`design/flow/design.v`:
```
module clock_converter(board_clk, rst, clk, ce);
input board_clk, rst;
output reg clk;
output ce;
reg a;
always@(posedge board_clk or posedge rst)
	begin
		if (rst)
			begin
				a <= 1'b0;
				clk <= 1'b0;
			end
		else
			begin
				a <= ~a;
				clk <= a;
			end
	end
assign ce = a;
endmodule
module VGA_Controller(board_clk, rst, ce, xCount, yCount, ScreenArea, hsync, vsync, blank_n);
input board_clk, rst, ce;
output reg [9:0]xCount, yCount; 
output reg ScreenArea;  
output hsync, vsync, blank_n;
reg p_hSync, p_vSync; 
localparam [9:0] porchHF = 10'd640;  
localparam [9:0] syncH = 10'd655; 
localparam [9:0] porchHB = 10'd747;  
localparam [9:0] maxH = 10'd793;  
localparam [9:0] porchVF = 10'd480;  
localparam [9:0] syncV = 10'd490;  
localparam [9:0] porchVB = 10'd492;  
localparam [9:0] maxV = 10'd525;  
always@(posedge board_clk or posedge rst)
	begin
		if (rst)
			xCount <= 10'd0;
		else if (ce)
			begin
				if(xCount == maxH)
					xCount <= 10'd0;
				else
					xCount <= xCount + 10'd1;
			end
	end
always@(posedge board_clk or posedge rst)
	begin
		if (rst)
			yCount <= 10'd0;
		else if (ce)
			begin
				if(xCount == maxH)
					begin
						if(yCount == maxV)
							yCount <= 10'd0;
						else
							yCount <= yCount + 10'd1;
					end
			end
	end
always@(posedge board_clk or posedge rst)  
	begin
		if (rst)
			ScreenArea <= 1'b0;
		else if (ce)
			ScreenArea <= ((xCount < porchHF) && (yCount < porchVF)); 
	end
always@(posedge board_clk or posedge rst)  
	begin
		if (rst)
			begin
				p_hSync <= 1'b0;
				p_vSync <= 1'b0;
			end
		else if (ce)
			begin
				p_hSync <= ((xCount >= syncH) && (xCount < porchHB)); 
				p_vSync <= ((yCount >= syncV) && (yCount < porchVB)); 
			end
	end
assign vsync = ~p_vSync; 
assign hsync = ~p_hSync;
assign blank_n = ScreenArea;
endmodule
module blocks(board_clk, rst, ce, xCount, yCount, block);
input board_clk, rst, ce;
input [9:0]xCount;
input [9:0]yCount;
output reg [15:0]block;
localparam [9:0] COL0 = 10'd50, COL1 = 10'd175, COL2 = 10'd300, COL3 = 10'd425;
localparam [9:0] ROW0 = 10'd50, ROW1 = 10'd150, ROW2 = 10'd250, ROW3 = 10'd350;
always@(posedge board_clk or posedge rst) 
	begin
		if (rst)
			block <= 16'd0;
		else if (ce)
			begin
				block[0] <= (xCount > COL0 && xCount < (COL0 + 10'd125)) && (yCount > ROW0 && yCount < (ROW0 + 10'd100));
				block[1] <= (xCount > COL1 && xCount < (COL1 + 10'd125)) && (yCount > ROW0 && yCount < (ROW0 + 10'd100));
				block[2] <= (xCount > COL2 && xCount < (COL2 + 10'd125)) && (yCount > ROW0 && yCount < (ROW0 + 10'd100));
				block[3] <= (xCount > COL3 && xCount < (COL3 + 10'd125)) && (yCount > ROW0 && yCount < (ROW0 + 10'd100));
				block[4] <= (xCount > COL0 && xCount < (COL0 + 10'd125)) && (yCount > ROW1 && yCount < (ROW1 + 10'd100));
				block[5] <= (xCount > COL1 && xCount < (COL1 + 10'd125)) && (yCount > ROW1 && yCount < (ROW1 + 10'd100));
				block[6] <= (xCount > COL2 && xCount < (COL2 + 10'd125)) && (yCount > ROW1 && yCount < (ROW1 + 10'd100));
				block[7] <= (xCount > COL3 && xCount < (COL3 + 10'd125)) && (yCount > ROW1 && yCount < (ROW1 + 10'd100));
				block[8] <= (xCount > COL0 && xCount < (COL0 + 10'd125)) && (yCount > ROW2 && yCount < (ROW2 + 10'd100));
				block[9] <= (xCount > COL1 && xCount < (COL1 + 10'd125)) && (yCount > ROW2 && yCount < (ROW2 + 10'd100));
				block[10] <= (xCount > COL2 && xCount < (COL2 + 10'd125)) && (yCount > ROW2 && yCount < (ROW2 + 10'd100));
				block[11] <= (xCount > COL3 && xCount < (COL3 + 10'd125)) && (yCount > ROW2 && yCount < (ROW2 + 10'd100));
				block[12] <= (xCount > COL0 && xCount < (COL0 + 10'd125)) && (yCount > ROW3 && yCount < (ROW3 + 10'd100));
				block[13] <= (xCount > COL1 && xCount < (COL1 + 10'd125)) && (yCount > ROW3 && yCount < (ROW3 + 10'd100));
				block[14] <= (xCount > COL2 && xCount < (COL2 + 10'd125)) && (yCount > ROW3 && yCount < (ROW3 + 10'd100));
				block[15] <= (xCount > COL3 && xCount < (COL3 + 10'd125)) && (yCount > ROW3 && yCount < (ROW3 + 10'd100));
			end
	end
endmodule
module Runner2048 (board_clk, VGA_R, VGA_G, VGA_B, hsync, vsync, clk, blank_n, rst, inputnums);
input board_clk, rst; 
input [3:0] inputnums; 
output hsync, vsync, clk, blank_n;
wire ce;  
clock_converter clocks(board_clk, rst, clk, ce);  
wire [9:0] xCount; 
wire [9:0] yCount;
wire ScreenArea;
VGA_Controller VGA(board_clk, rst, ce, xCount, yCount, ScreenArea, hsync, vsync, blank_n);
output reg [7:0]VGA_R, VGA_G, VGA_B;
reg R;
reg G;
reg B;
reg Rn, Gn, Bn;  
wire game_over;
wire win;
wire game_over_text = 1'b0;  
wire win_text = 1'b0;  
reg [11:0] row0[3:0];
reg [11:0] row1[3:0];
reg [11:0] row2[3:0];
reg [11:0] row3[3:0];
assign game_over = ((row0[0] !== row0[1]) && (row0[0] !== row1[0]) && (row0[1] !== row1[1]) && (row0[1] !== row0[2]) &&(row0[2] !== row1[2]) &&
	(row0[2] !== row0[3]) && (row0[3] !== row1[3]) && (row1[0] !== row1[1]) && (row1[0] !== row2[0]) && (row1[1] !== row2[1]) && 
	(row1[1] !== row1[2]) && (row1[2] !== row1[3]) && (row1[2] !== row2[2]) && (row1[3] !== row2[3]) && (row2[0] !== row2[1]) && 
	(row2[0] !== row3[0]) && (row2[1] !== row2[2]) && (row2[1] !== row3[1]) && (row2[2] !== row3[2]) && (row2[2] !== row2[3]) && 
	(row2[3] !== row3[3]) && (row3[0] !== row3[1]) && (row3[1] !== row3[2]) && (row3[2] !== row3[3])&&(row0[0] !== 0)&&
	(row0[1] !== 0)&&(row0[2] !== 0)&&(row0[3] !== 0)&&(row1[0] !== 0)&&(row1[1] !== 0)
	&&(row1[2] !== 0)&&(row1[3] !== 0)&&(row2[0] !== 0)&&(row2[1] !== 0)&&(row2[2] !== 0)
	&&(row2[3] !== 0)&&(row3[0] !== 0)&&(row3[1] !== 0)&&(row3[2] !== 0)&&(row3[3] !== 0));
assign win = ((row0[0] == 256) || (row0[1] == 256) || (row0[2] == 256) || (row0[3] == 256) || (row1[0] == 256) || (row1[1] == 256) || (row1[2] == 256) || (row1[3] == 256) || 
(row2[0] == 256) || (row2[1] == 256) || (row2[2] == 256) || (row2[3] == 256) || (row3[0] == 256) || (row3[1] == 256) || (row3[2] == 256) || (row3[3] == 256));
wire [15:0] squares1;
blocks bloc(board_clk, rst, ce, xCount,yCount,squares1);
reg [15:0]squares;
integer i;
integer a;
always @(posedge board_clk or posedge rst)
	begin
		if (rst)
			squares <= 16'd0;
		else if (ce)
			squares <= squares1;
	end
always @(*)
	begin
		if (game_over == 1'b0)
			begin
				if (win == 1'b0)
					begin
						Rn = 1'b0;
						Gn = 1'b0;
						Bn = 1'b0;
						for (i = 0; i < 4; i = i + 1) begin
							if(row0[i] == 0) begin
								Rn = Rn || squares[i];
								Gn = Gn || squares[i];
								Bn = Bn || squares[i];
							end
							else if(row0[i] == 2) begin
								Rn = Rn || squares[i];
							end
							else if(row0[i] == 4) begin
								Bn = Bn || squares[i];
							end
							else if(row0[i] == 8) begin
								Gn = Gn || squares[i];
							end
							else if(row0[i] == 16) begin
								Rn = Rn || squares[i];
								Bn = Bn || squares[i];
							end
							else if(row0[i] == 32) begin
								Rn = Rn || squares[i];
								Gn = Gn || squares[i];
							end
							else if(row0[i] == 64) begin
								Bn = Bn || squares[i];
								Gn = Gn || squares[i];
							end
							else if(row0[i] == 128) begin
								Bn = Bn;
								Gn = Gn;
								Rn = Rn;
							end
						end   
						i = 0;
						for (i = 0; i < 4; i = i + 1) begin
							if(row1[i] == 0) begin
								Rn = Rn || squares[i + 4];
								Gn = Gn || squares[i + 4];
								Bn = Bn || squares[i + 4];
							end
							else if(row1[i] == 2) begin
								Rn = Rn || squares[i + 4];
							end
							else if(row1[i] == 4) begin
								Bn = Bn || squares[i + 4];
							end
							else if(row1[i] == 8) begin
								Gn = Gn || squares[i + 4];
							end
							else if(row1[i] == 16) begin
								Rn = Rn || squares[i + 4];
								Bn = Bn || squares[i + 4];
							end
							else if(row1[i] == 32) begin
								Rn = Rn || squares[i + 4];
								Gn = Gn || squares[i + 4];
							end
							else if(row1[i] == 64) begin
								Bn = Bn || squares[i + 4];
								Gn = Gn || squares[i + 4];
							end
							else if(row1[i] == 128) begin
								Bn = Bn;
								Gn = Gn;
								Rn = Rn;
							end
						end   
						for (i = 0; i < 4; i = i + 1) begin
							if(row2[i] == 0) begin
								Rn = Rn || squares[i + 8];
								Gn = Gn || squares[i + 8];
								Bn = Bn || squares[i + 8];
							end
							else if(row2[i] == 2) begin
								Rn = Rn || squares[i + 8];
							end
							else if(row2[i] == 4) begin
								Bn = Bn || squares[i + 8];
							end
							else if(row2[i] == 8) begin
								Gn = Gn || squares[i + 8];
							end
							else if(row2[i] == 16) begin
								Rn = Rn || squares[i + 8];
								Bn = Bn || squares[i + 8];
							end
							else if(row2[i] == 32) begin
								Rn = Rn || squares[i + 8];
								Gn = Gn || squares[i + 8];
							end
							else if(row2[i] == 64) begin
								Bn = Bn || squares[i + 8];
								Gn = Gn || squares[i + 8];
							end
							else if(row2[i] == 128) begin
								Bn = Bn;
								Gn = Gn;
								Rn = Rn;
							end
						end   
						for (i = 0; i < 4; i = i + 1) begin
							if(row3[i] == 0) begin
								Rn = Rn || squares[i + 12];
								Gn = Gn || squares[i + 12];
								Bn = Bn || squares[i + 12];
							end
							else if(row3[i] == 2) begin
								Rn = Rn || squares[i + 12];
							end
							else if(row3[i] == 4) begin
								Bn = Bn || squares[i + 12];
							end
							else if(row3[i] == 8) begin
								Gn = Gn || squares[i + 12];
							end
							else if(row3[i] == 16) begin
								Rn = Rn || squares[i + 12];
								Bn = Bn || squares[i + 12];
							end
							else if(row3[i] == 32) begin
								Rn = Rn || squares[i + 12];
								Gn = Gn || squares[i + 12];
							end
							else if(row3[i] == 64) begin
								Bn = Bn || squares[i + 12];
								Gn = Gn || squares[i + 12];
							end
							else if(row3[i] == 128) begin
								Bn = Bn;
								Gn = Gn;
								Rn = Rn;
							end
						end   
					end
				else
					begin
						Rn = 1'b0;
						Gn = ScreenArea & !win_text;
						Bn = 1'b0;
					end
			end
		else
			begin
				Rn = ScreenArea & !game_over_text;
				Gn = 1'b0;
				Bn = 1'b0;
			end
	end
always @(posedge board_clk or posedge rst)
	begin
		if (rst)
			begin
				R <= 1'b0;
				G <= 1'b0;
				B <= 1'b0;
			end
		else if (ce)
			begin
				R <= Rn;
				G <= Gn;
				B <= Bn;
			end
	end
reg [2:0] state;
reg [3:0] NS;
reg [3:0] inputnumbers;
reg ran;  
reg terminate;  
reg terminate_q;  
parameter START = 3'b000,
          MOVEUP = 3'b001,
          MOVEDOWN = 3'b010,
          MOVELEFT = 3'b011,
          MOVERIGHT = 3'b100,
			 REVERSETRANSLATE = 3'b101,
			 CHECK = 3'b111; 
reg [11:0] vert0[3:0];
reg [11:0] vert1[3:0];
reg [11:0] vert2[3:0];
reg [11:0] vert3[3:0];
always @ (posedge board_clk, posedge rst) 
	begin 
	if(rst)  begin 
	row0[0] <= 12'd0; 
	row0[1] <= 12'd0; 
	row0[2] <= 12'd0; 
	row0[3] <= 12'd0; 
	row1[0] <= 12'd0; 
	row1[1] <= 12'd0; 
	row1[2] <= 12'd0; 
	row1[3] <= 12'd0; 
	row2[0] <= 12'd0; 
	row2[1] <= 12'd0; 
	row2[2] <= 12'd0; 
	row2[3] <= 12'd0; 
	row3[0] <= 12'd0; 
	row3[1] <= 12'd0; 
	row3[2] <= 12'd0; 
	row3[3] <= 12'd0; 
	ran = 0;
	terminate = 0;
	terminate_q <= 1'b0;
	NS <= START;
 vert0[0] <= 12'd0;  
			  vert0[1] <= 12'd0; 
			  vert0[2] <= 12'd0; 
			  vert0[3] <= 12'd0; 
			  vert1[0] <= 12'd0; 
			  vert1[1] <= 12'd0; 
			  vert1[2] <= 12'd0; 
			  vert1[3] <= 12'd0; 
			  vert2[0] <= 12'd0; 
			  vert2[1] <= 12'd0; 
			  vert2[2] <= 12'd0; 
			  vert2[3] <= 12'd0; 
			  vert3[0] <= 12'd0; 
			  vert3[1] <= 12'd0; 
			  vert3[2] <= 12'd0; 
			  vert3[3] <= 12'd0; 
	end 
	else begin 
	ran = 0;
	terminate = terminate_q;
	case (state) 
		START: begin 
			case(inputnums)
				4'b0111: begin 
					NS <= MOVEUP;
					end 
				4'b1011: begin 
					NS <= MOVEDOWN;
					end 
				4'b1101: begin 
					NS <= MOVELEFT;
					end 
				4'b1110: begin 
				   NS <= MOVERIGHT;
					end 
				default: begin 
				    vert0[0] <= row0[0]; 
			  vert0[1] <= row1[0];
			  vert0[2] <= row2[0];
			  vert0[3] <= row3[0];
			  vert1[0] <= row0[1];
			  vert1[1] <= row1[1];
			  vert1[2] <= row2[1];
			  vert1[3] <= row3[1];
			  vert2[0] <= row0[2];
			  vert2[1] <= row1[2];
			  vert2[2] <= row2[2];
			  vert2[3] <= row3[2];
			  vert3[0] <= row0[3];
			  vert3[1] <= row1[3];
			  vert3[2] <= row2[3];
			  vert3[3] <= row3[3];
					ran = 0;
					NS <= START; 
					terminate = 0;
					end 
				endcase
		   end 
		REVERSETRANSLATE: begin 
			row0[0] <= vert0[0];
			row0[1] <= vert1[0]; 
			row0[2] <= vert2[0]; 
			row0[3] <= vert3[0]; 
			row1[0] <= vert0[1];
			row1[1] <= vert1[1]; 
			row1[2] <= vert2[1]; 
			row1[3] <= vert3[1]; 
			row2[0] <= vert0[2]; 
			row2[1] <= vert1[2]; 
			row2[2] <= vert2[2]; 
			row2[3] <= vert3[2]; 
			row3[0] <= vert0[3]; 
			row3[1] <= vert1[3]; 
			row3[2] <= vert2[3]; 
			row3[3] <= vert3[3]; 
			 terminate = 0;
			NS <= CHECK; 
		end 
		MOVEUP: begin 
						for (a = 0; a < 3; a = a + 1) begin
						  if (((vert0[a] == 12'd0) || (vert0[a] == vert0[a + 1]))&&!(vert0[a] + vert0[a+1] == 12'd0)&&!(terminate)) begin
							 vert0[a] <= vert0[a] + vert0[a + 1];
							 vert0[a + 1] <= 12'd0;
							 ran = 1;
							 terminate  = 1;
						  end
						  end 
						for (a = 0; a < 3; a = a + 1) begin
						  if (((vert1[a] == 12'd0) || (vert1[a] == vert1[a + 1]))&&!(vert1[a] + vert1[a+1] == 12'd0)&&!(terminate) ) begin
							 vert1[a] <= vert1[a] + vert1[a + 1];
							 vert1[a + 1] <= 12'd0;
							 ran = 1;
							 terminate = 1;
						  end
						 end 
						 for (a = 0; a < 3; a = a + 1) begin
						  if (((vert2[a] == 12'd0) || (vert2[a] == vert2[a + 1]))&&!(vert2[a] + vert2[a+1] == 12'd0)&&!(terminate) ) begin
							 vert2[a] <= vert2[a] + vert2[a + 1];
							 vert2[a + 1] <= 12'd0;
							 ran = 1;
							 terminate = 1;
						  end
						 end 
						 for (a = 0; a < 3; a = a + 1) begin
						  if (((vert3[a] == 12'd0) || (vert3[a] == vert3[a + 1]))&&!(vert3[a] + vert3[a+1] == 12'd0)&&!(terminate)) begin
							 vert3[a] <= vert3[a] + vert3[a + 1];
							 vert3[a + 1] <= 12'd0;
							 ran = 1;
							 terminate = 1;
						  end
						 end 
						if(ran == 1) begin 
						 NS <= MOVEUP; 
						 ran = 0;
						 terminate = 0;
						 end 
						 else begin 
						  terminate = 0;
						 NS <= REVERSETRANSLATE;
						end 
		end 
		MOVEDOWN: begin 
		   for (a = 3; a > 0; a = a - 1) begin
			 if (((vert0[a] == 12'd0) || (vert0[a] == vert0[a - 1])) && !(vert0[a] + vert0[a - 1] == 12'd0) && !(terminate)) begin
				vert0[a] <= vert0[a] + vert0[a - 1];
				vert0[a - 1] <= 12'd0;
				ran = 1;
				terminate = 1;
			 end
		  end
		  for (a = 3; a > 0; a = a - 1) begin
			 if (((vert1[a] == 12'd0) || (vert1[a] == vert1[a - 1])) && !(vert1[a] + vert1[a - 1] == 12'd0) && !(terminate)) begin
				vert1[a] <= vert1[a] + vert1[a - 1];
				vert1[a - 1] <= 12'd0;
				ran = 1;
				terminate = 1;
			 end
		  end
		  for (a = 3; a > 0; a = a - 1) begin
			 if (((vert2[a] == 12'd0) || (vert2[a] == vert2[a - 1])) && !(vert2[a] + vert2[a - 1] == 12'd0) && !(terminate)) begin
				vert2[a] <= vert2[a] + vert2[a - 1];
				vert2[a - 1] <= 12'd0;
				ran = 1;
				terminate = 1;
			 end
		  end
		  for (a = 3; a > 0; a = a - 1) begin
			 if (((vert3[a] == 12'd0) || (vert3[a] == vert3[a - 1])) && !(vert3[a] + vert3[a - 1] == 12'd0) && !(terminate)) begin
				vert3[a] <= vert3[a] + vert3[a - 1];
				vert3[a - 1] <= 12'd0;
				ran = 1;
				terminate = 1;
			 end
		  end
		  if(ran == 1) begin 
			 NS <= MOVEDOWN;
			 ran = 0;
			 terminate = 0;
		  end else begin
			 NS <= REVERSETRANSLATE;
			 terminate = 0;
		  end
		end
		MOVELEFT: begin
						for (a = 0; a < 3; a = a + 1) begin
						  if (((row0[a] == 12'd0) || (row0[a] == row0[a + 1]))&&!(row0[a] + row0[a+1] == 12'd0)&&!(terminate)) begin
							 row0[a] <= row0[a] + row0[a + 1];
							 row0[a + 1] <= 12'd0;
							 ran = 1;
							 terminate  = 1;
						  end
						  end 
						for (a = 0; a < 3; a = a + 1) begin
						  if (((row1[a] == 12'd0) || (row1[a] == row1[a + 1]))&&!(row1[a] + row1[a+1] == 12'd0)&&!(terminate) ) begin
							 row1[a] <= row1[a] + row1[a + 1];
							 row1[a + 1] <= 12'd0;
							 ran = 1;
							 terminate = 1;
						  end
						 end 
						 for (a = 0; a < 3; a = a + 1) begin
						  if (((row2[a] == 12'd0) || (row2[a] == row2[a + 1]))&&!(row2[a] + row2[a+1] == 12'd0)&&!(terminate) ) begin
							 row2[a] <= row2[a] + row2[a + 1];
							 row2[a + 1] <= 12'd0;
							 ran = 1;
							 terminate = 1;
						  end
						 end 
						 for (a = 0; a < 3; a = a + 1) begin
						  if (((row3[a] == 12'd0) || (row3[a] == row3[a + 1]))&&!(row3[a] + row3[a+1] == 12'd0)&&!(terminate)) begin
							 row3[a] <= row3[a] + row3[a + 1];
							 row3[a + 1] <= 12'd0;
							 ran = 1;
							 terminate = 1;
						  end
						 end 
						if(ran == 1) begin 
						 NS <= MOVELEFT; 
						 ran = 0;
						 terminate = 0;
						 end 
						 else begin 
						  terminate = 0;
						 NS <= CHECK;
						end 
		end
		MOVERIGHT: begin
		  for (a = 3; a > 0; a = a - 1) begin
			 if (((row0[a] == 12'd0) || (row0[a] == row0[a - 1])) && !(row0[a] + row0[a - 1] == 12'd0) && !(terminate)) begin
				row0[a] <= row0[a] + row0[a - 1];
				row0[a - 1] <= 12'd0;
				ran = 1;
				terminate = 1;
			 end
		  end
		  for (a = 3; a > 0; a = a - 1) begin
			 if (((row1[a] == 12'd0) || (row1[a] == row1[a - 1])) && !(row1[a] + row1[a - 1] == 12'd0) && !(terminate)) begin
				row1[a] <= row1[a] + row1[a - 1];
				row1[a - 1] <= 12'd0;
				ran = 1;
				terminate = 1;
			 end
		  end
		  for (a = 3; a > 0; a = a - 1) begin
			 if (((row2[a] == 12'd0) || (row2[a] == row2[a - 1])) && !(row2[a] + row2[a - 1] == 12'd0) && !(terminate)) begin
				row2[a] <= row2[a] + row2[a - 1];
				row2[a - 1] <= 12'd0;
				ran = 1;
				terminate = 1;
			 end
		  end
		  for (a = 3; a > 0; a = a - 1) begin
			 if (((row3[a] == 12'd0) || (row3[a] == row3[a - 1])) && !(row3[a] + row3[a - 1] == 12'd0) && !(terminate)) begin
				row3[a] <= row3[a] + row3[a - 1];
				row3[a - 1] <= 12'd0;
				ran = 1;
				terminate = 1;
			 end
		  end
		  if(ran == 1) begin 
			 NS <= MOVERIGHT;
			 ran = 0;
			 terminate = 0;
		  end else begin
			 NS <= CHECK;
			 terminate = 0;
		  end
		end
		CHECK: begin
		if( inputnums == 4'b1111) begin 
			if(row0[0] == 0 || row0[1] == 0 || row0[2] == 0 || row0[3] == 0) begin
				for (a = 0; a < 4; a = a + 1) begin
						  if ((row0[a] == 0) && !(terminate)) begin
							row0[a] <= 12'd2;;
							terminate = 1;
						  end
				 end 
				 NS <= START; 
			end 
			else if(row1[0] == 0 || row1[1] == 0 || row1[2] == 0 || row1[3] == 0) begin
				for (a = 0; a < 4; a = a + 1) begin
						  if ((row1[a] == 0) && !(terminate)) begin
							row1[a] <= 12'd2;;
							terminate = 1;
						  end
				 end 
				 NS <= START; 
			end 
			else if(row2[0] == 0 || row2[1] == 0 || row2[2] == 0 || row2[3] == 0) begin
				for (a = 0; a < 4; a = a + 1) begin
						  if ((row2[a] == 0) && !(terminate)) begin
							row2[a] <= 12'd2;;
							terminate = 1;
						  end
				 end 
				 NS <= START; 
			end 
			else if(row3[0] == 0 || row3[1] == 0 || row3[2] == 0 || row3[3] == 0) begin
				for (a = 0; a < 4; a = a + 1) begin
						  if ((row3[a] == 0) && !(terminate)) begin
							row3[a] <= 12'd2;
							terminate = 1;
						  end
				 end
				NS <= START; 
			end 
			else begin 
			NS <= START;
		end 
		end 
		else 
		begin 
		NS<= CHECK;
		end
		end
	endcase 
	terminate_q <= terminate;
	end 
	end 
always @ (posedge board_clk, posedge rst) 
	begin 
	if(rst)  begin 
	state <= START;
	end 
	else begin 
	state <= NS; 
	end 
	end 
always @ (posedge board_clk or posedge rst)
	begin
		if (rst)
			begin
				VGA_R <= 8'd0;
				VGA_G <= 8'd0;
				VGA_B <= 8'd0;
			end
		else if (ce)
			begin
				VGA_R <= {8{R}};
				VGA_G <= {8{G}};
				VGA_B <= {8{B}};
			end
	end 
endmodule
```
`design/flow/config.mk`:
```
export PLATFORM = sky130hd
export DESIGN_NAME = Runner2048
export DESIGN_NICKNAME = Runner2048
export VERILOG_FILES = /design/flow/design.v
export SDC_FILE = /design/flow/constraint.sdc
export NUM_CORES = 4
export LEC_CHECK = 0
export CAP_MARGIN = 20
export CORE_MARGIN = 2
export CORE_UTILIZATION = 70
export CTS_CLUSTER_SIZE = 21
export SETUP_SLACK_MARGIN = -0.02
export SLEW_MARGIN = 20
```
`design/flow/constraint.sdc`:
```
create_clock -name core_clock -period 4.49 [get_ports {board_clk}]
set_input_delay 0.8980 -clock core_clock [delete_from_list [all_inputs] [get_ports {board_clk}]]
set_output_delay 0.8980 -clock core_clock [all_outputs]
set_load 0.01 [all_outputs]
```
`design/flow/run.sh`:
```
#!/bin/bash
# the make line also repeats each setting of config.mk as NAME=value (left out here)
make -C /OpenROAD-flow-scripts/flow DESIGN_CONFIG=/design/flow/config.mk WORK_HOME=/design/flow/orfs CLKGATE_MAP_FILE= finish
```
==> flow_summary.yaml, run 1 <==
# yosys + openroad results
synthesis:
  synthAoiAreaFrac_pct: 24.2
  yosys-top-cells-count: "454 x dfrtp_1, 374 x nand2_1, 335 x o21ai_0"
  syn_inst: 5127
  edf_count: 0
  ys_sh_mux_pct: 9.63
  dominantRegCellSynth: "dfrtp_1"
  ys_area_um2: 43800
  top_area_cell: "dfrtp_1"
  yosysWarnings: 12
  synth_flops: 454
  top_area_share_pct: 25.9
  fp_nets: 5428
  yosysCellCount: 5127
  synthTopCellsByArea: "dfrtp_1 26%, mux2_2 8.4%, ha_1 7.7%, xnor2_1 4.0%, o21ai_0 3.8%"
  synth_cell_types: 103
  topCombFamilyByArea: "AND-OR/OR-AND gates"
  most_common_cell: "dfrtp_1"
  adder_share_pct: 9.21
  syn_avg_cell_area_um2: 8.54
  postSynthSeqShare_pct: 25.9
  syn_area_um2: 43800
  ys_sh_simple_pct: 18.7
  ys_async_sr_fraction_pct: 100
  xor_share_pct: 7.60
clock_network:
  clockBufferDepth: 3
  cts_buffers: 52
  clk_latency_ns: 0.67
  holdBufCountCts: 0
  h-tree-depth: 2
  cts_tree: "built"
  cts_sinks: 454
  root_buffer: "clkbuf_16"
  clk_pin_slew_ns: 0.07
power:
  clkPwrFrac_pct: 11.3
  seqPwrFrac_pct: 14.2
  seq-power_mw: 5.92
  comb_cell_power_mw: 31.0
  pg_clk_mw: 4.70
  vdd_drop_max_uv: 755
  switching_share_pct: 53.3
  power_leader: "combinational logic"
  power_frac_comb_pct: 74.5
  internal_power_mw: 19.4
  power.leakage_nw: 24.8
  switchingPower_mw: 22.2
  power_density_nw_per_um2: 788
timing:
  rsz0062_at_grt: "true"
  fin_worst_skew_ns: 0.0264
  setup_tns_ns: -87.54
  hold_viol_final: 0
  timing.final.ws_setup_ns: -1.64
  min_period_ns: 6.13
  final_max_slew_viol_count: 4
  worstMarginPinSlew_ns: 2.15
  maxSlewHeadroom_pct: -45.4
  report.final.setup_viol: 148
  period_used_pct: 137
  max_freq_ghz: 0.163
worst_hold_path:
  hold_class: "register to register"
  min_from: "NS[1]$_DFFE_PP0P_"
  holdPathEnd: "state[1]$_DFF_PP0_"
  min_path_cells: 0
floorplanning:
  dieWidth_um: 254
  dieArea_um2: 64600
  floorplanUtilization_pct: 70.8
  core-area_um2: 61800
  core.rowCount: 91
  io_pins: 34
  die_h_um: 254
run_status:
  failed_checks: "capacitance limit, slew limit, setup timing"
  outcome: "finished with violations"
route:
  vias: 51800
  vias_per_cell: 7.93
  drt_iter0_drc: 10700
  wire_per_inst_um: 31.0
  drt_pass1_iterations: 28
  drt-total-wl_um: 203000
  ant_nets: 0
  remaining_drc_errors: 0
setup_path:
  critPathMostFrequentCell: "buf_4"
  endpoint: "vert3[1][7]$_DFFE_PP0P_"
  worst_path_max_delay_cell: "nor4b_1"
  worst-r2r-setup-slack_ns: -1.64
  worst_ep_required_time_ns: 5.08
  crit_type: "register to register"
  timing.rr.end: "vert3[1][7]$_DFFE_PP0P_"
  crit_fanout: 12
  reg2regPathDepth: 15
  path_depth: 15
  critPathArrivalTime_ns: 6.72
  critPathLaunch: "vert3[0][0]$_DFFE_PP0P_"
  slowest_delay_ns: 1.79
  r2r-start: "vert3[0][0]$_DFFE_PP0P_"
  worstPathCellList: "ha_1 -> fa_1 -> a21o_1 -> a21boi_0 -> o311ai_0 -> nor4b_1 -> nand4_1 -> o41ai_2 -> nand4_1 -> buf_4 -> buf_4 -> or3_1 -> buf_4 -> o221ai_2 -> mux2_4"
  critPathBufInv: 3
  worstSetupEndpointType: "register"
  startpoint_type: "register"
  crit_family: "simple AND/OR/NAND/NOR gates"
cells_and_area:
  post_layout_nonfiller_instances: 6533
  syn_to_final_growth_pct: 20.6
  layout.nets: 5935
flow_run:
  warnings: 45
  drv_cap: 2
grt:
  antenna_found_initial: 27
  grt_first_pass_wirelength_um: 290000
  grt-ovfl-total: 0
  grt_max_degree: 112
  grt_pass1_vias: 47000
  track_usage_pct: 59.5
place:
  port_buffers: 33
  place_ws_ns: -0.185
  gp_congestion: 1.19
  dp_cells: 6357
  dp_hpwl_um: 144000
layout make-up:
type / instances / area [µm²]
fillers: 3555 / 9020
clock inverters: 20 / 292
well taps: 837 / 1050
inverters: 198 / 747
diodes: 20 / 50.0
clock buffers: 76 / 1510
multi-input cells: 4157 / 31600
flip-flops and latches: 454 / 11400
repair buffers: 771 / 6220
stage by stage:
stage	total power, mW	instance area, µm²	util (%)	hold slack [ns]
after global placement	30.9	49300	79.7	0.360
after CTS	36.8	51400	83.1	0.382
final	41.6	52800	85.4	0.384
after floorplan	20.5	43800	-	0.354
after detailed placement	31.4	49300	79.7	0.367
after global routing	42.3	52800	85.3	0.383
what timing repair did:
action                     CTS  global route
hold endpoints to repair     0             0
buffers inserted             8            43
gates cloned                 3             6
pin swaps                   15            70
resized                     50           250
setup endpoints to repair  160           237
per-layer routing:
layer	GRT usage [%]	up-vias	wire, µm
met5	2.03	-	542
met4	49.0	26	24600
met3	29.5	2092	35700
met2	82.2	5435	77500
met1	69.0	23700	64400
li1	-	20600	-
==> run 2: changes to the inputs <==
Settings changed: ABC_AREA from default to 1, CORE_UTILIZATION 70 to 65, CTS_CLUSTER_SIZE 21 to default, SETUP_SLACK_MARGIN -0.02 to 3.73, TNS_END_PERCENT from default to 5.
Clock period 4.49 ns to 14.2 ns, I/O delays scaled along.
==> flow_summary.yaml, run 2 <==
# yosys + openroad results
clock_network:
  clk_latency_ns: 0.64
  h-tree-depth: 2
  cts_tree: "built"
  cts_setup_buffers: 0
  cts_buffers: 54
  cts_sinks: 454
  root_buffer: "clkbuf_16"
  holdBufCountCts: 0
  clk_pin_slew_ns: 0.06
  clockBufferDepth: 3
  cts_resized: 0
grt:
  grt_max_degree: 172
  grt-ovfl-total: 0
  antenna_found_initial: 6
  track_usage_pct: 53.8
  grt_first_pass_wirelength_um: 294000
  grt_pass1_vias: 48900
power:
  switchingPower_mw: 8.78
  power_frac_comb_pct: 68.6
  comb_cell_power_mw: 9.70
  internal_power_mw: 5.36
  power.leakage_nw: 23.8
  power_leader: "combinational logic"
  clkPwrFrac_pct: 10.4
  pg_clk_mw: 1.47
  switching_share_pct: 62.1
  seqPwrFrac_pct: 21.0
  power_density_nw_per_um2: 295
  seq-power_mw: 2.97
  vdd_drop_max_uv: 160
cells_and_area:
  post_layout_nonfiller_instances: 7826
  nFillCells: 6008
  layout.nets: 7149
  logic_area_um2: 29500
  seq_area_um2: 11400
  final_util_pct: 69.7
  syn_to_final_growth_pct: 5.72
synthesis:
  synth_flops: 454
  yosysCellCount: 6964
  syn_avg_cell_area_um2: 6.51
  dominantRegCellSynth: "dfrtp_1"
  yosysWarnings: 12
  adder_share_pct: 8.53
  synthTopCellsByArea: "dfrtp_1 25%, nand2_1 15%, ha_1 7.5%, inv_1 7.3%, nand3_1 5.8%"
  syn_area_um2: 45400
  yosys-top-cells-count: "1781 x nand2_1, 882 x inv_1, 547 x nor2_1"
  synthAoiAreaFrac_pct: 16.3
  top_area_cell: "dfrtp_1"
  ys_sh_simple_pct: 34.0
  topCombFamilyByArea: "simple AND/OR/NAND/NOR gates"
  top_area_share_pct: 25.0
  ys_sh_mux_pct: 0.546
  most_common_cell: "nand2_1"
  synth_cell_types: 77
  fp_nets: 7265
  ys_async_sr_fraction_pct: 100
  postSynthSeqShare_pct: 25.0
  ys_area_um2: 45400
  syn_inst: 6964
  xor_share_pct: 5.66
  edf_count: 0
place:
  place_ws_ns: 7.57
  gp_congestion: 1.12
  port_buffers: 33
  dp_hpwl_um: 148000
  dp_cells: 7720
floorplanning:
  io_pins: 34
  floorplanUtilization_pct: 65.9
  core.rowCount: 96
  dieArea_um2: 71900
  dieWidth_um: 268
  core-area_um2: 68800
  die_h_um: 268
flow_run:
  drv_cap: 0
  warnings: 36
worst_hold_path:
  min_path_cells: 0
  holdPathEnd: "state[2]$_DFF_PP0_"
  hold_class: "register to register"
  min_from: "NS[2]$_DFFE_PP0P_"
timing:
  worstMarginPinSlew_ns: 1.35
  max_freq_ghz: 0.160
  min_period_ns: 6.23
  rsz0062_at_grt: "false"
  report.final.setup_viol: 0
  setup_tns_ns: 0
  maxSlewHeadroom_pct: 8.54
  fin_worst_skew_ns: 0.0194
  period_used_pct: 43.9
  timing.final.ws_setup_ns: 7.97
  final_max_slew_viol_count: 0
  hold_viol_final: 0
setup_path:
  reg2regPathDepth: 20
  worstPathCellList: "clkdlybuf4s50_1 -> nand2_1 -> nor3_1 -> nor2_1 -> nand3_1 -> nand3_1 -> nand2_1 -> clkinv_1 -> buf_4 -> nand3_1 -> clkinv_1 -> nand2_1 -> o21ai_0"
  crit_type: "input pin to register"
  critPathBufInv: 4
  critPathLaunch: "inputnums[2]"
  crit_family: "buffers and inverters"
  startpoint_type: "input pin"
  worst-r2r-setup-slack_ns: 8.76
  worst_ep_required_time_ns: 14.71
  worst_path_max_delay_cell: "clkinv_1"
  crit_fanout: 15
  endpoint: "vert2[0][7]$_DFFE_PP0P_"
  critPathArrivalTime_ns: 6.74
  slowest_delay_ns: 0.65
  timing.rr.end: "vert3[1][10]$_DFFE_PP0P_"
  r2r-start: "vert1[2][0]$_DFFE_PP0P_"
  path_depth: 13
  worstSetupEndpointType: "register"
run_status:
  outcome: "no timing/DRC/antenna violations"
route:
  drt_iter0_drc: 9222
  vias_per_cell: 6.84
  ant_nets: 0
  vias: 53600
  remaining_drc_errors: 0
  drt-total-wl_um: 197000
  wire_per_inst_um: 25.1
  drt_pass1_iterations: 10
run 2: metrics by stage:
step	hold WS, ns	instance area (µm²)	power, mW
2_1_floorplan	0.354	45400	8.79
3_3_place_gp	0.357	46100	11.7
3_5_place_dp	0.363	46100	11.9
4_1_cts	0.377	47900	13.4
5_1_grt	0.392	48000	14.7
6_report	0.376	48000	14.1
run 2: area by class of cell:
type / count / area share (%)
multi-input cells: 5354 / 61.6
clock inverters: 27 / 0.564
diodes: 2 / 0.0104
flip-flops and latches: 454 / 23.7
inverters: 913 / 7.15
repair buffers: 71 / 1.35
well taps: 931 / 2.43
clock buffers: 74 / 3.21
run 2: routing by layer:
| metal | share of wire (%) | global-route usage [%] | vias up |
|---|---|---|---|
| met4 | 8.6 | 35.1 | 6 |
| met1 | 36 | 68.2 | 24200 |
| met5 | 0.020 | 0 | - |
| met2 | 39 | 75.0 | 4661 |
| li1 | - | - | 23400 |
| met3 | 17 | 22.0 | 1272 |
==> run 3: changes to the inputs <==
Settings changed: ABC_AREA 1 to default, CELL_PAD_IN_SITES_GLOBAL_PLACEMENT from default to 2, CORE_UTILIZATION 65 to 40, CTS_CLUSTER_DIAMETER from default to 188, MAX_ROUTING_LAYER from default to met4, SETUP_SLACK_MARGIN 3.73 to 2.13, SLEW_MARGIN 20 to 35, TNS_END_PERCENT 5 to 40.
Clock period 14.2 ns to 20.0 ns, I/O delays scaled along.
==> flow_summary.yaml, run 3 <==
# yosys + openroad results
power:
  seq-power_mw: 1.56
  pg_clk_mw: 1.19
  clkPwrFrac_pct: 14.9
  power_density_nw_per_um2: 167
  power_leader: "combinational logic"
  switching_share_pct: 55.9
  switchingPower_mw: 4.46
  vdd_drop_max_uv: 118
  internal_power_mw: 3.51
  comb_cell_power_mw: 5.22
  seqPwrFrac_pct: 19.6
  finalPower_mw: 7.98
  power_frac_comb_pct: 65.5
  power.leakage_nw: 21.4
grt:
  grt_max_degree: 107
  grt-ovfl-total: 0
  antenna_found_initial: 10
  grt_first_pass_wirelength_um: 294000
  grt_pass1_vias: 40200
  track_usage_pct: 36.4
synthesis:
  edf_count: 0
  syn_inst: 5127
  adder_share_pct: 9.21
  synthTopCellsByArea: "dfrtp_1 26%, mux2_2 8.4%, ha_1 7.7%, xnor2_1 4.0%, o21ai_0 3.8%"
  dominantRegCellSynth: "dfrtp_1"
  topCombFamilyByArea: "AND-OR/OR-AND gates"
  yosysCellCount: 5127
  fp_nets: 5428
  ys_area_um2: 43800
  xor_share_pct: 7.60
  synth_flops: 454
  most_common_cell: "dfrtp_1"
  ys_sh_mux_pct: 9.63
  top_area_share_pct: 25.9
  yosys-top-cells-count: "454 x dfrtp_1, 374 x nand2_1, 335 x o21ai_0"
  ys_sh_simple_pct: 18.7
  syn_area_um2: 43800
  synth_cell_types: 103
  yosysWarnings: 12
  ys_async_sr_fraction_pct: 100
  top_area_cell: "dfrtp_1"
  postSynthSeqShare_pct: 25.9
  synthAoiAreaFrac_pct: 24.2
  syn_avg_cell_area_um2: 8.54
timing:
  rsz0062_at_grt: "false"
  fin_worst_skew_ns: 0.0222
  min_period_ns: 6.92
  hold_ws_ns: 0.376
  report.final.setup_viol: 0
  timing.final.ws_setup_ns: 13.08
  maxSlewHeadroom_pct: 25.5
  worstMarginPinSlew_ns: 1.11
  hold_viol_final: 0
  final_max_slew_viol_count: 0
  max_freq_ghz: 0.145
  period_used_pct: 34.6
  setup_tns_ns: 0
clock_network:
  clockBufferDepth: 3
  holdBufCountCts: 0
  cts_buffers: 58
  cts_tree: "built"
  clk_pin_slew_ns: 0.06
  cts_sinks: 454
  root_buffer: "clkbuf_16"
  cts_resized: 0
  clk_latency_ns: 0.70
  h-tree-depth: 2
  cts_setup_buffers: 0
route:
  vias_per_cell: 6.66
  drt-total-wl_um: 204000
  remaining_drc_errors: 0
  drt_pass1_iterations: 9
  drt_iter0_drc: 4399
  wire_per_inst_um: 31.5
  ant_nets: 0
  vias: 43000
setup_path:
  timing.rr.end: "row3[3][7]$_DFFE_PP0P_"
  endpoint: "vert3[3][6]$_DFFE_PP0P_"
  worst-r2r-setup-slack_ns: 13.59
  reg2regPathDepth: 14
  startpoint_type: "input pin"
  crit_fanout: 12
  critPathArrivalTime_ns: 7.48
  r2r-start: "row1[2][0]$_DFFE_PP0P_"
  worst_path_max_delay_cell: "a211oi_4"
  critPathMostFrequentCell: "a21oi_1"
  crit_family: "AND-OR/OR-AND gates"
  critPathLaunch: "inputnums[1]"
  crit_type: "input pin to register"
  worstSetupEndpointType: "register"
  slowest_delay_ns: 0.67
  critPathBufInv: 1
  path_depth: 9
  worstPathCellList: "clkdlybuf4s50_1 -> xnor2_1 -> a21oi_1 -> a21oi_1 -> or3_1 -> and3_2 -> o21ai_0 -> a211oi_4 -> mux2_2"
  worst_ep_required_time_ns: 20.56
cells_and_area:
  seq_area_um2: 11400
  post_layout_nonfiller_instances: 6453
  syn_to_final_growth_pct: 8.91
  final_cell_area_um2: 47700
  final_util_pct: 43.9
  layout.nets: 5284
  nFillCells: 11000
  logic_area_um2: 30700
worst_hold_path:
  min_from: "NS[1]$_DFFE_PP0P_"
  hold_class: "register to register"
  min_path_cells: 0
  holdPathEnd: "state[1]$_DFF_PP0_"
place:
  port_buffers: 33
  gp_congestion: 1.02
  place_ws_ns: 12.36
  post_dp_cell_area_um2: 45500
  dp_hpwl_um: 157000
  dp_cells: 6336
floorplanning:
  dieArea_um2: 112000
  io_pins: 34
  die_h_um: 335
  floorplanUtilization_pct: 40.3
  core-area_um2: 109000
  core.rowCount: 121
  dieWidth_um: 335
flow_run:
  warnings: 34
  drv_cap: 0
run_status:
  outcome: "no timing/DRC/antenna violations"
run 3: layout make-up:
class | count | share of cell area (%)
Clock buffer | 79 | 3.46
Timing Repair Buffer | 115 | 2.07
Antenna cell | 8 | 0.0420
Multi-Input combinational cell | 4156 | 64.3
Sequential cell | 454 | 23.8
Clock inverter | 29 | 0.984
Tap cell | 1414 | 3.71
Inverter | 198 | 1.57
run 3: per-layer routing:
metal / track usage (%) / wire length [µm] / part of all wire, %
met1: 48.7 / 90400 / 44
met2: 55.8 / 91200 / 45
met3: 4.46 / 12200 / 6.0
met4: 15.0 / 9780 / 4.8
met5: - / 0 / 0
==> run 4: changes to the inputs <==
Settings changed: CELL_PAD_IN_SITES_GLOBAL_PLACEMENT 2 to default, CORE_UTILIZATION 40 to 64, CTS_CLUSTER_DIAMETER 188 to default, MAX_ROUTING_LAYER met4 to default, SETUP_SLACK_MARGIN 2.13 to default, SLEW_MARGIN 35 to 20, TNS_END_PERCENT 40 to default.
Clock period 20.0 ns to 10.3 ns, I/O delays scaled along.
==> flow_summary.yaml, run 4 <==
# yosys + openroad results
run_status:
  outcome: "no timing/DRC/antenna violations"
synthesis:
  fp_nets: 5428
  synthTopCellsByArea: "dfrtp_1 26%, mux2_2 8.4%, ha_1 7.7%, xnor2_1 4.0%, o21ai_0 3.8%"
  most_common_cell: "dfrtp_1"
  xor_share_pct: 7.60
  synthAoiAreaFrac_pct: 24.2
  yosys-top-cells-count: "454 x dfrtp_1, 374 x nand2_1, 335 x o21ai_0"
  top_area_share_pct: 25.9
  synth_flops: 454
  yosysWarnings: 12
  ys_async_sr_fraction_pct: 100
  dominantRegCellSynth: "dfrtp_1"
  yosysCellCount: 5127
  postSynthSeqShare_pct: 25.9
  synth_cell_types: 103
  adder_share_pct: 9.21
  ys_sh_mux_pct: 9.63
  top_area_cell: "dfrtp_1"
  edf_count: 0
  syn_inst: 5127
  ys_sh_simple_pct: 18.7
  syn_avg_cell_area_um2: 8.54
  ys_area_um2: 43800
  topCombFamilyByArea: "AND-OR/OR-AND gates"
  syn_area_um2: 43800
timing:
  fin_worst_skew_ns: 0.0221
  report.final.setup_viol: 0
  rsz0062_at_grt: "false"
  max_freq_ghz: 0.153
  maxSlewHeadroom_pct: 20.9
  min_period_ns: 6.54
  period_used_pct: 63.5
  setup_tns_ns: 0
  hold_viol_final: 0
  worstMarginPinSlew_ns: 1.18
  final_max_slew_viol_count: 0
setup_path:
  r2r-start: "vert0[1][0]$_DFFE_PP0P_"
  critPathLaunch: "vert0[1][0]$_DFFE_PP0P_"
  timing.rr.end: "vert3[2][5]$_DFFE_PP0P_"
  startpoint_type: "register"
  crit_fanout: 12
  crit_type: "register to register"
  critPathBufInv: 0
  critPathMostFrequentCell: "a21o_1"
  worst_path_max_delay_cell: "nor3b_1"
  path_depth: 13
  worstPathCellList: "ha_1 -> fa_1 -> a21o_1 -> a21o_1 -> a221oi_1 -> xor2_1 -> nand4_1 -> o41ai_1 -> nand3_1 -> nor3b_1 -> a21oi_1 -> a211oi_2 -> mux2_2"
  reg2regPathDepth: 13
  critPathArrivalTime_ns: 7.07
  endpoint: "vert3[2][5]$_DFFE_PP0P_"
  worst_ep_required_time_ns: 10.84
  worst-r2r-setup-slack_ns: 3.76
  crit_family: "AND-OR/OR-AND gates"
  slowest_delay_ns: 1.06
  worstSetupEndpointType: "register"
clock_network:
  cts_sinks: 454
  root_buffer: "clkbuf_16"
  clockBufferDepth: 3
  h-tree-depth: 2
  clk_latency_ns: 0.65
  cts_tree: "built"
  clk_pin_slew_ns: 0.07
  cts_setup_buffers: 0
  cts_resized: 0
  holdBufCountCts: 0
  cts_buffers: 52
place:
  gp_congestion: 1.10
  post_dp_cell_area_um2: 44500
  port_buffers: 33
  dp_hpwl_um: 136000
grt:
  grt_first_pass_wirelength_um: 268000
  grt_max_degree: 143
  grt-ovfl-total: 0
  antenna_found_initial: 7
  grt_use_met3_pct: 14.5
  met1_usage_pct: 64.4
  track_usage_pct: 50.0
  grt_pass1_vias: 41800
  use_met2_pct: 71.9
  busiest_layer: "met2"
floorplanning:
  core-area_um2: 67400
  core.rowCount: 95
  io_pins: 34
  floorplanUtilization_pct: 65.0
  dieWidth_um: 266
  dieArea_um2: 70500
  die_h_um: 266
power:
  pg_clk_mw: 2.01
  power_leader: "combinational logic"
  internal_power_mw: 6.51
  comb_cell_power_mw: 9.78
  power.leakage_nw: 21.1
  power_density_nw_per_um2: 319
  switchingPower_mw: 8.30
  seq-power_mw: 3.02
  vdd_drop_max_uv: 238
  clkPwrFrac_pct: 13.5
  switching_share_pct: 56.1
  power_frac_comb_pct: 66.1
  seqPwrFrac_pct: 20.4
worst_hold_path:
  min_from: "NS[2]$_DFFE_PP0P_"
  holdPathEnd: "state[2]$_DFF_PP0_"
  min_path_cells: 0
  hold_class: "register to register"
flow_run:
  drv_cap: 0
  warnings: 39
cells_and_area:
  final_cell_area_um2: 46400
  syn_to_final_growth_pct: 5.86
  layout.nets: 5256
route:
  vias_per_cell: 7.74
  drt_pass1_iterations: 9
  drt-total-wl_um: 181000
  remaining_drc_errors: 0
  vias: 45500
  wire_per_inst_um: 30.8
  ant_nets: 0
  drt_iter0_drc: 7214
[run 4: metal layers]
metal  wire (µm)  vias up  part of all wire [%]
met5          29        -                 0.016
met1       66500    21500                    37
li1            -    19200                     -
met2       72500     3650                    40
met4       16900        4                   9.3
met3       25200     1053                    14
[run 4: cell type report]
type / count / area [µm²]
multi-input cells: 4156 / 30500
fillers: 5448 / 21000
flip-flops and latches: 454 / 11400
clock buffers: 71 / 1500
well taps: 873 / 1090
repair buffers: 93 / 806
inverters: 198 / 747
clock inverters: 27 / 322
diodes: 6 / 15.0
[run 4: through the flow]
| stage | setup WS, ns | hold WS, ns | utilization [%] | instances | power [mW] |
|---|---|---|---|---|---|
| 2_1_floorplan | 2.10 | 0.354 | - | 5127 | 8.91 |
| 3_3_place_gp | 4.32 | 0.358 | 66.0 | 5774 | 12.1 |
| 3_5_place_dp | 4.14 | 0.363 | 66.0 | 5774 | 12.1 |
| 4_1_cts | 4.11 | 0.377 | 68.7 | 5872 | 14.2 |
| 5_1_grt | 3.66 | 0.377 | 68.8 | 5873 | 15.2 |
| 6_report | 3.76 | 0.381 | 68.8 | 5878 | 14.8 |
==> run 5: changes to the inputs <==
Settings changed: CAP_MARGIN 20 to 15, CELL_PAD_IN_SITES_DETAIL_PLACEMENT from default to 0, CORE_UTILIZATION 64 to 72, CTS_CLUSTER_DIAMETER from default to 249, CTS_CLUSTER_SIZE from default to 20, GPL_TIMING_DRIVEN from default to 1, HOLD_SLACK_MARGIN from default to -0.09, MAX_ROUTING_LAYER from default to met4, PLACE_DENSITY from default to 0.66, SETUP_SLACK_MARGIN from default to 0.62.
Clock period 10.3 ns to 4.8 ns, I/O delays scaled along.
==> flow_summary.yaml, run 5 <==
# yosys + openroad results
run_status:
  outcome: "no timing/DRC/antenna violations"
worst_hold_path:
  holdPathEnd: "state[1]$_DFF_PP0_"
  hold_class: "register to register"
  min_path_cells: 0
  min_from: "NS[1]$_DFFE_PP0P_"
setup_path:
  r2r-start: "row1[1][0]$_DFFE_PP0P_"
  slowest_delay_ns: 0.47
  reg2regPathDepth: 17
  worst-r2r-setup-slack_ns: 0.16
  crit_type: "register to register"
  critPathBufInv: 4
  worstSetupEndpointType: "register"
  critPathLaunch: "row1[1][0]$_DFFE_PP0P_"
  crit_family: "AND-OR/OR-AND gates"
  path_depth: 17
  worst_path_max_delay_cell: "dfrtp_2"
  worst_ep_required_time_ns: 5.34
  worstPathCellList: "ha_4 -> fa_2 -> a211oi_4 -> o21bai_1 -> a21oi_2 -> xnor2_2 -> nor4_4 -> a32o_2 -> nand4_1 -> buf_12 -> buf_6 -> nor4_4 -> o21ai_2 -> nor3_2 -> buf_6 -> buf_12 -> mux2_4"
  timing.rr.end: "row3[0][2]$_DFFE_PP0P_"
  critPathArrivalTime_ns: 5.18
  endpoint: "row3[0][2]$_DFFE_PP0P_"
  startpoint_type: "register"
  crit_fanout: 6
grt:
  grt-ovfl-total: 0
  grt_first_pass_wirelength_um: 285000
  grt_max_degree: 97
  antenna_found_initial: 15
  grt_pass1_vias: 46500
  track_usage_pct: 61.2
place:
  place_ws_ns: 0.0105
  dp_cells: 6013
  dp_hpwl_um: 139000
  port_buffers: 33
  gp_congestion: 1.21
route:
  ant_nets: 0
  drt_iter0_drc: 10100
  vias_per_cell: 8.22
  vias: 51100
  drt_pass1_iterations: 17
  drt-total-wl_um: 200000
  wire_per_inst_um: 32.1
  remaining_drc_errors: 0
timing:
  rsz0062_at_grt: "true"
  min_period_ns: 4.64
  max_freq_ghz: 0.216
  maxSlewHeadroom_pct: 9.94
  fin_worst_skew_ns: 0.0367
  worstMarginPinSlew_ns: 1.35
  final_max_slew_viol_count: 0
  period_used_pct: 96.7
  hold_viol_final: 0
  timing.final.ws_setup_ns: 0.161
  report.final.setup_viol: 0
synthesis:
  edf_count: 0
  synth_cell_types: 103
  yosysWarnings: 12
  xor_share_pct: 7.60
  adder_share_pct: 9.21
  postSynthSeqShare_pct: 25.9
  most_common_cell: "dfrtp_1"
  yosysCellCount: 5127
  syn_area_um2: 43800
  syn_avg_cell_area_um2: 8.54
  ys_async_sr_fraction_pct: 100
  top_area_share_pct: 25.9
  dominantRegCellSynth: "dfrtp_1"
  syn_inst: 5127
  synthAoiAreaFrac_pct: 24.2
  synthTopCellsByArea: "dfrtp_1 26%, mux2_2 8.4%, ha_1 7.7%, xnor2_1 4.0%, o21ai_0 3.8%"
  ys_sh_simple_pct: 18.7
  fp_nets: 5428
  ys_area_um2: 43800
  ys_sh_mux_pct: 9.63
  top_area_cell: "dfrtp_1"
  yosys-top-cells-count: "454 x dfrtp_1, 374 x nand2_1, 335 x o21ai_0"
  topCombFamilyByArea: "AND-OR/OR-AND gates"
  synth_flops: 454
power:
  pg_clk_mw: 2.49
  seq-power_mw: 5.71
  seqPwrFrac_pct: 15.2
  vdd_drop_max_uv: 701
  internal_power_mw: 16.8
  power_frac_comb_pct: 78.2
  power.leakage_nw: 23.6
  power_leader: "combinational logic"
  comb_cell_power_mw: 29.4
  switchingPower_mw: 20.7
  power_density_nw_per_um2: 728
  clkPwrFrac_pct: 6.6
  switching_share_pct: 55.2
cells_and_area:
  nFillCells: 3369
  layout.nets: 5717
  post_layout_nonfiller_instances: 6220
  syn_to_final_growth_pct: 17.9
flow_run:
  drv_cap: 0
  warnings: 37
floorplanning:
  floorplanUtilization_pct: 72.7
  die_h_um: 251
  dieWidth_um: 251
  core-area_um2: 60200
  dieArea_um2: 62800
  core.rowCount: 90
  io_pins: 34
clock_network:
  cts_tree: "built"
  clk_pin_slew_ns: 0.11
  clockBufferDepth: 3
  cts_buffers: 26
  cts_sinks: 454
  root_buffer: "clkbuf_16"
  clk_latency_ns: 0.66
  h-tree-depth: 1
-- run 5: area by class of cell --
| type | instances | area, µm² | share of cell area, % |
|---|---|---|---|
| repair buffers | 576 | 4910 | 9.51 |
| clock buffers | 28 | 679 | 1.32 |
| multi-input cells | 4160 | 32800 | 63.6 |
| well taps | 782 | 978 | 1.90 |
| diodes | 21 | 52.6 | 0.102 |
| inverters | 198 | 747 | 1.45 |
| flip-flops and latches | 454 | 11400 | 22.1 |
| clock inverters | 1 | 8.76 | 0.0170 |
-- run 5: repair_timing --
action,CTS,global route
gates resized,193,329
hold endpoints to repair,0,0
endpoints found under the setup margin,353,384
buffers inserted,80,57
pin swaps,76,114
hold buffers,0,0
cloned,8,10
-- run 5: per-layer routing --
metal	global-route usage [%]	up-vias	wire [µm]
met5	-	-	0
met4	47.7	0	25300
met3	26.7	2305	35600
met2	83.1	5397	76100
met1	70.3	23300	63000
li1	-	20100	-
-- run 5: through the flow --
stage / util (%) / setup TNS (ns) / hold slack, ns / total power [mW] / cell area [µm²]
6_report: 85.7 / 0 / 0.388 / 37.6 / 51600
5_1_grt: 85.7 / 0 / 0.394 / 38.1 / 51600
4_1_cts: 82.3 / 0 / 0.385 / 32.6 / 49600
3_5_place_dp: 78.6 / 0 / 0.363 / 28.0 / 47300
3_3_place_gp: 78.6 / 0 / 0.358 / 27.5 / 47300
2_1_floorplan: - / -1044.68 / 0.354 / 19.8 / 44200
==> run 6: changes to the inputs <==
Settings changed: SETUP_SLACK_MARGIN 0.62 to 1.24, TNS_END_PERCENT from default to 5.
==> flow_summary.yaml, run 6 <==
# yosys + openroad results
route:
  remaining_drc_errors: 0
  vias_per_cell: 7.98
  drt_pass1_iterations: 15
  drt-total-wl_um: 190000
  wire_per_inst_um: 30.8
  drt_iter0_drc: 9202
  vias: 49300
  ant_nets: 0
synthesis:
  top_area_cell: "dfrtp_1"
  synthAoiAreaFrac_pct: 24.2
  most_common_cell: "dfrtp_1"
  synth_flops: 454
  synthTopCellsByArea: "dfrtp_1 26%, mux2_2 8.4%, ha_1 7.7%, xnor2_1 4.0%, o21ai_0 3.8%"
  dominantRegCellSynth: "dfrtp_1"
  syn_area_um2: 43800
  yosysWarnings: 12
  fp_nets: 5428
  ys_area_um2: 43800
  ys_async_sr_fraction_pct: 100
  ys_sh_simple_pct: 18.7
  adder_share_pct: 9.21
  postSynthSeqShare_pct: 25.9
  ys_sh_mux_pct: 9.63
  synth_cell_types: 103
  syn_inst: 5127
  edf_count: 0
  yosysCellCount: 5127
  yosys-top-cells-count: "454 x dfrtp_1, 374 x nand2_1, 335 x o21ai_0"
  topCombFamilyByArea: "AND-OR/OR-AND gates"
  top_area_share_pct: 25.9
  xor_share_pct: 7.60
  syn_avg_cell_area_um2: 8.54
grt:
  grt_first_pass_wirelength_um: 278000
  grt-ovfl-total: 0
  grt_max_degree: 102
  antenna_found_initial: 19
  grt_pass1_vias: 45400
  track_usage_pct: 59.5
floorplanning:
  die_h_um: 251
  floorplanUtilization_pct: 72.7
  dieArea_um2: 62800
  core.rowCount: 90
  io_pins: 34
  dieWidth_um: 251
  core-area_um2: 60200
cells_and_area:
  layout.nets: 5673
  post_layout_nonfiller_instances: 6181
  nFillCells: 3768
  final_cell_area_um2: 50100
  syn_to_final_growth_pct: 14.4
place:
  dp_hpwl_um: 139000
  port_buffers: 33
  dp_cells: 6030
  post_dp_cell_area_um2: 47100
  gp_congestion: 1.20
setup_path:
  critPathBufInv: 3
  crit_family: "AND-OR/OR-AND gates"
  crit_type: "register to register"
  slowest_delay_ns: 1.09
  startpoint_type: "register"
  critPathLaunch: "vert3[1][0]$_DFFE_PP0P_"
  critPathArrivalTime_ns: 5.51
  r2r-start: "vert3[1][0]$_DFFE_PP0P_"
  timing.rr.end: "vert3[1][5]$_DFFE_PP0P_"
  crit_fanout: 6
  worst_ep_required_time_ns: 5.30
  worstSetupEndpointType: "register"
  worst-r2r-setup-slack_ns: -0.21
  reg2regPathDepth: 15
  worstPathCellList: "ha_2 -> fa_2 -> a21o_1 -> a21oi_1 -> xnor2_1 -> nor4b_2 -> nand4_1 -> buf_4 -> buf_4 -> o41ai_2 -> nand2b_1 -> a21oi_1 -> a211oi_4 -> buf_6 -> mux2_1"
  endpoint: "vert3[1][5]$_DFFE_PP0P_"
  path_depth: 15
  worst_path_max_delay_cell: "o41ai_2"
flow_run:
  drv_cap: 1
  warnings: 39
power:
  power_density_nw_per_um2: 714
  switching_share_pct: 55.0
  clkPwrFrac_pct: 6.9
  pg_clk_mw: 2.45
  finalPower_mw: 35.8
  power.leakage_nw: 23.1
  power_leader: "combinational logic"
  internal_power_mw: 16.1
  vdd_drop_max_uv: 553
  switchingPower_mw: 19.7
  seqPwrFrac_pct: 15.8
  seq-power_mw: 5.65
  comb_cell_power_mw: 27.7
  power_frac_comb_pct: 77.3
clock_network:
  clk_pin_slew_ns: 0.11
  cts_sinks: 454
  root_buffer: "clkbuf_16"
  clk_latency_ns: 0.65
  clockBufferDepth: 3
  cts_buffers: 26
  h-tree-depth: 1
  cts_tree: "built"
timing:
  hold_viol_final: 0
  worstMarginPinSlew_ns: 1.62
  report.final.setup_viol: 12
  fin_worst_skew_ns: 0.0380
  maxSlewHeadroom_pct: -7.99
  min_period_ns: 5.01
  period_used_pct: 104
  max_freq_ghz: 0.200
  setup_tns_ns: -2.04
  rsz0062_at_grt: "true"
  final_max_slew_viol_count: 3
  timing.final.ws_setup_ns: -0.207
worst_hold_path:
  holdPathEnd: "state[1]$_DFF_PP0_"
  min_from: "NS[1]$_DFFE_PP0P_"
  hold_class: "register to register"
  min_path_cells: 0
run_status:
  outcome: "finished with violations"
  failed_checks: "capacitance limit, slew limit, setup timing"
run 6: layout make-up:
cell class	instances	area (µm²)	share of cell area [%]
tap	782	978	1.95
clock inverter	1	8.76	0.0175
antenna	26	65.1	0.130
sequential	454	11400	22.7
multi-input combinational	4157	31800	63.5
clock buffer	28	679	1.36
timing repair buffer	535	4400	8.79
inverter	198	747	1.49
run 6: metal layers:
| metal | share of wire, % | track usage (%) | vias up |
|---|---|---|---|
| li1 | - | - | 20100 |
| met1 | 33 | 68.6 | 22700 |
| met2 | 39 | 81.2 | 4807 |
| met3 | 17 | 26.2 | 1769 |
| met4 | 12 | 44.8 | 0 |
| met5 | 0 | - | - |
run 6: per-stage QoR:
step	worst slack [ns]	util (%)	hold WS, ns
floorplan	-2.30	-	0.354
global placement	-0.233	78.1	0.360
detailed placement	-0.243	78.1	0.372
CTS	0.255	80.7	0.392
global route	-0.297	83.1	0.401
finish	-0.207	83.2	0.395
run 6: timing repair:
item,in CTS,in global routing
setup endpoints to repair,390,390
gates cloned,4,6
setup buffers,32,54
gates resized,142,224
hold buffers,0,0
pin swaps,46,88
==> run 7: changes to the inputs <==
Settings changed: CAP_MARGIN 15 to 20, CELL_PAD_IN_SITES_DETAIL_PLACEMENT 0 to default, CORE_UTILIZATION 72 to 40, CTS_CLUSTER_DIAMETER 249 to default, CTS_CLUSTER_SIZE 20 to default, GPL_TIMING_DRIVEN 1 to default, HOLD_SLACK_MARGIN -0.09 to default, MAX_ROUTING_LAYER met4 to default, PLACE_DENSITY 0.66 to default, SETUP_SLACK_MARGIN 1.24 to default, TNS_END_PERCENT 5 to default.
Clock period 4.8 ns to 20.0 ns, I/O delays scaled along.
==> flow_summary.yaml, run 7 <==
# yosys + openroad results
grt:
  grt_first_pass_wirelength_um: 275000
  grt_max_degree: 117
  grt_pass1_vias: 40600
  track_usage_pct: 32.1
  grt-ovfl-total: 0
  antenna_found_initial: 4
power:
  seq-power_mw: 1.55
  power.leakage_nw: 21.2
  power_density_nw_per_um2: 162
  internal_power_mw: 3.35
  comb_cell_power_mw: 5.03
  power_frac_comb_pct: 65.9
  switchingPower_mw: 4.28
  pg_clk_mw: 1.06
  clkPwrFrac_pct: 13.8
  vdd_drop_max_uv: 97.4
  power_leader: "combinational logic"
  seqPwrFrac_pct: 20.3
  switching_share_pct: 56.1
clock_network:
  h-tree-depth: 2
  cts_buffers: 56
  cts_tree: "built"
  cts_setup_buffers: 0
  cts_sinks: 454
  root_buffer: "clkbuf_16"
  cts_resized: 0
  clk_pin_slew_ns: 0.06
  clk_latency_ns: 0.69
  clockBufferDepth: 3
  holdBufCountCts: 0
synthesis:
  synthTopCellsByArea: "dfrtp_1 26%, mux2_2 8.4%, ha_1 7.7%, xnor2_1 4.0%, o21ai_0 3.8%"
  most_common_cell: "dfrtp_1"
  syn_avg_cell_area_um2: 8.54
  postSynthSeqShare_pct: 25.9
  yosys-top-cells-count: "454 x dfrtp_1, 374 x nand2_1, 335 x o21ai_0"
  ys_async_sr_fraction_pct: 100
  dominantRegCellSynth: "dfrtp_1"
  adder_share_pct: 9.21
  top_area_share_pct: 25.9
  syn_inst: 5127
  ys_sh_simple_pct: 18.7
  ys_area_um2: 43800
  syn_area_um2: 43800
  synthAoiAreaFrac_pct: 24.2
  synth_flops: 454
  topCombFamilyByArea: "AND-OR/OR-AND gates"
  synth_cell_types: 103
  edf_count: 0
  top_area_cell: "dfrtp_1"
  fp_nets: 5428
  xor_share_pct: 7.60
  ys_sh_mux_pct: 9.63
  yosysCellCount: 5127
  yosysWarnings: 12
worst_hold_path:
  min_path_cells: 0
  hold_class: "register to register"
  holdPathEnd: "state[1]$_DFF_PP0_"
  min_from: "NS[1]$_DFFE_PP0P_"
timing:
  hold_ws_ns: 0.387
  maxSlewHeadroom_pct: 5.17
  setup_tns_ns: 0
  worstMarginPinSlew_ns: 1.42
  period_used_pct: 35.6
  rsz0062_at_grt: "false"
  min_period_ns: 7.13
  report.final.setup_viol: 0
  final_max_slew_viol_count: 0
  max_freq_ghz: 0.140
  fin_worst_skew_ns: 0.0446
  hold_viol_final: 0
route:
  remaining_drc_errors: 0
  vias: 44000
  ant_nets: 0
  vias_per_cell: 6.85
  drt_iter0_drc: 5596
  drt_pass1_iterations: 6
  n_antenna_cell: 0
  drt-total-wl_um: 186000
  wire_per_inst_um: 28.9
cells_and_area:
  final_util_pct: 43.3
  syn_to_final_growth_pct: 7.52
  layout.nets: 5272
  nFillCells: 10800
setup_path:
  timing.rr.end: "row3[3][4]$_DFFE_PP0P_"
  startpoint_type: "input pin"
  reg2regPathDepth: 13
  endpoint: "row1[0][7]$_DFFE_PP0P_"
  worstSetupEndpointType: "register"
  critPathLaunch: "inputnums[1]"
  worst_ep_required_time_ns: 20.56
  slowest_delay_ns: 0.82
  r2r-start: "row1[2][0]$_DFFE_PP0P_"
  crit_fanout: 24
  crit_family: "AND-OR/OR-AND gates"
  crit_type: "input pin to register"
  worstPathCellList: "clkdlybuf4s50_1 -> nand4_1 -> a22oi_1 -> a21boi_0 -> nand4b_1 -> o21ai_0"
  worst_path_max_delay_cell: "nand4b_1"
  path_depth: 6
  critPathArrivalTime_ns: 7.68
  critPathBufInv: 1
  worst-r2r-setup-slack_ns: 13.32
floorplanning:
  core.rowCount: 121
  dieArea_um2: 112000
  dieWidth_um: 335
  io_pins: 34
  core-area_um2: 109000
  die_h_um: 335
  floorplanUtilization_pct: 40.3
place:
  dp_hpwl_um: 141000
  port_buffers: 33
  gp_congestion: 1.05
flow_run:
  warnings: 33
  drv_cap: 0
run_status:
  outcome: "no timing/DRC/antenna violations"
run 7: through the flow:
stage | total power [mW] | setup WS, ns | instances | area [µm²]
after floorplan | 4.59 | 3.34 | 5127 | 43800
after global placement | 6.32 | 12.39 | 6323 | 45200
after detailed placement | 6.35 | 12.39 | 6324 | 45200
after CTS | 7.41 | 13.07 | 6426 | 47000
after global routing | 7.95 | 12.82 | 6429 | 47100
final | 7.64 | 12.87 | 6429 | 47100
run 7: area by class of cell:
| type | count | area, µm² | share of cell area, % |
|---|---|---|---|
| multi-input cells | 4156 | 30500 | 64.8 |
| flip-flops and latches | 454 | 11400 | 24.1 |
| well taps | 1414 | 1770 | 3.76 |
| clock buffers | 75 | 1530 | 3.26 |
| repair buffers | 105 | 892 | 1.89 |
| inverters | 198 | 751 | 1.59 |
| clock inverters | 27 | 283 | 0.601 |
run 7: metal layers:
layer  part of all wire, %  vias up  track usage, %  wire [µm]
li1                      -    19300               -          -
met1                    42    21800            44.4      78000
met2                    43     2448            48.1      79400
met3                    10      519            6.42      19000
met4                   5.2        4            14.7       9620
met5                 0.034        -               0         63
Power is estimated from default activity; no workload was simulated.
